## MatrixMultUnit
module MatrixMultUnit(
  input wire reset_n                      ,  
  input wire clk                          ,
  input wire dut_valid                    , 
  output wire dut_ready                   ,
  output wire                           dut__tb__sram_input_write_enable  ,
  output wire [16-1 : 0     ]   dut__tb__sram_input_write_address ,
  output wire [32-1 : 0     ]   dut__tb__sram_input_write_data    ,
  output reg  [16-1 : 0     ]   dut__tb__sram_input_read_address  , 
  input  wire [32-1 : 0     ]   tb__dut__sram_input_read_data     ,     
  output wire                           dut__tb__sram_weight_write_enable  ,
  output wire [16-1 : 0     ]   dut__tb__sram_weight_write_address ,
  output wire [32-1 : 0     ]   dut__tb__sram_weight_write_data    ,
  output reg  [16-1 : 0     ]   dut__tb__sram_weight_read_address  , 
  input  wire [32-1 : 0     ]   tb__dut__sram_weight_read_data     ,     
  output wire                           dut__tb__sram_result_write_enable  ,
  output reg  [16-1 : 0     ]   dut__tb__sram_result_write_address ,
  output wire [32-1 : 0     ]   dut__tb__sram_result_write_data    ,
  output reg  [16-1 : 0     ]   dut__tb__sram_result_read_address  , 
  input  wire [32-1 : 0     ]   tb__dut__sram_result_read_data     ,    
  output wire                           dut__tb__sram_scratchpad_write_enable  ,
  output reg  [16-1 : 0     ]   dut__tb__sram_scratchpad_write_address ,
  output wire [32-1 : 0     ]   dut__tb__sram_scratchpad_write_data    ,
  output reg  [16-1 : 0     ]   dut__tb__sram_scratchpad_read_address  , 
  input  wire [32-1 : 0     ]   tb__dut__sram_scratchpad_read_data  
);
clock: 6.32 ns
lec_check: 0
cap_margin: 20
core_margin: 2
core_utilization: 66
cts_cluster_diameter: 230
slew_margin: 20
run.sh (not shown) runs the stock make flow with config.mk's settings and CLKGATE_MAP_FILE=.
The baseline produced a layout that fails on setup timing.
Next try:
- CORE_UTILIZATION: 66 -> 69
- CTS_CLUSTER_DIAMETER: 230 -> default
- clock period: 6.32 -> 15.0 ns (I/O delays scaled with it)
Outcome:
- Now the flow produced a clean layout
- sequential cell count stays the same
- critical path depth is lower by 5
- routed wire length went down by a few percent
- final area is lower by roughly a tenth
Next try:
- CORE_UTILIZATION: 69 -> 59
- clock period: 15.0 -> 4.39 ns (I/O delays scaled with it)
After rerunning: The changed run finished but failed the layout checks on setup timing. Wire length goes up by 13%. Maximum frequency rose by 19%. Cell area increases by 21%. Global-route usage drops by 2.9 points. Critical path depth goes up by 2. Synthesized area does not change.

---

== the previous run ==
Starting RTL as in the previous note.
==> flow/design.v (excerpt) <==
module MatrixMultUnit(
  input wire reset_n                      ,  
  input wire clk                          ,
  input wire dut_valid                    , 
  output wire dut_ready                   ,
  output wire                           dut__tb__sram_input_write_enable  ,
  output wire [16-1 : 0     ]   dut__tb__sram_input_write_address ,
  output wire [32-1 : 0     ]   dut__tb__sram_input_write_data    ,
  output reg  [16-1 : 0     ]   dut__tb__sram_input_read_address  , 
  input  wire [32-1 : 0     ]   tb__dut__sram_input_read_data     ,     
  output wire                           dut__tb__sram_weight_write_enable  ,
  output wire [16-1 : 0     ]   dut__tb__sram_weight_write_address ,
  output wire [32-1 : 0     ]   dut__tb__sram_weight_write_data    ,
  output reg  [16-1 : 0     ]   dut__tb__sram_weight_read_address  , 
  input  wire [32-1 : 0     ]   tb__dut__sram_weight_read_data     ,     
  output wire                           dut__tb__sram_result_write_enable  ,
  output reg  [16-1 : 0     ]   dut__tb__sram_result_write_address ,
  output wire [32-1 : 0     ]   dut__tb__sram_result_write_data    ,
  output reg  [16-1 : 0     ]   dut__tb__sram_result_read_address  , 
  input  wire [32-1 : 0     ]   tb__dut__sram_result_read_data     ,    
  output wire                           dut__tb__sram_scratchpad_write_enable  ,
  output reg  [16-1 : 0     ]   dut__tb__sram_scratchpad_write_address ,
  output wire [32-1 : 0     ]   dut__tb__sram_scratchpad_write_data    ,
  output reg  [16-1 : 0     ]   dut__tb__sram_scratchpad_read_address  , 
  input  wire [32-1 : 0     ]   tb__dut__sram_scratchpad_read_data  
);
parameter one_address_offset = 12'h1;
parameter idle_state = 4'd0;
parameter get_dimension_state = 4'd1;
parameter accumulating_state = 4'd2;
parameter writing_state = 4'd3;
parameter next_multiplication_setup_state = 4'd4;
parameter setup_multiplication_2_state = 4'd5;
parameter setup_multiplication_3_state = 4'd6;
parameter setup_multiplication_4_state = 4'd7;
parameter setup_multiplication_5_state = 4'd8;
wire my_clock; 
assign my_clock = clk; 
  ...
make LEC_CHECK=0 CAP_MARGIN=20 CORE_MARGIN=2 CORE_UTILIZATION=71 CTS_CLUSTER_DIAMETER=28 CTS_CLUSTER_SIZE=34 SETUP_SLACK_MARGIN=1.88 SLEW_MARGIN=20 finish   # period 6.59 ns
The previous run: it failed during global routing (5_1_grt), and the tool reported GRT-0232.
> inputs changed (the previous run -> the current run)
Settings: CORE_UTILIZATION now 66, was 71; CTS_CLUSTER_SIZE no longer set, was 34; SETUP_SLACK_MARGIN no longer set, was 1.88; CTS_CLUSTER_DIAMETER now 231, was 28; the clock period (ns, I/O delays scaled along) now 6.7, was 6.59.
==> comparison <==
The current run: flow complete, layout not clean; failing: negative setup slack
On maximum level of the CTS H-tree: the current run sits below the previous run.
The current run against the previous run; placeable core region is up by a little under 10%.
As of the current run, row count had risen by a few percent compared to the previous run.
Die size of the current run exceeds that of the previous run by a little under 10%.
Total cell area at the placement stage came out lower on the current run than on the previous run.
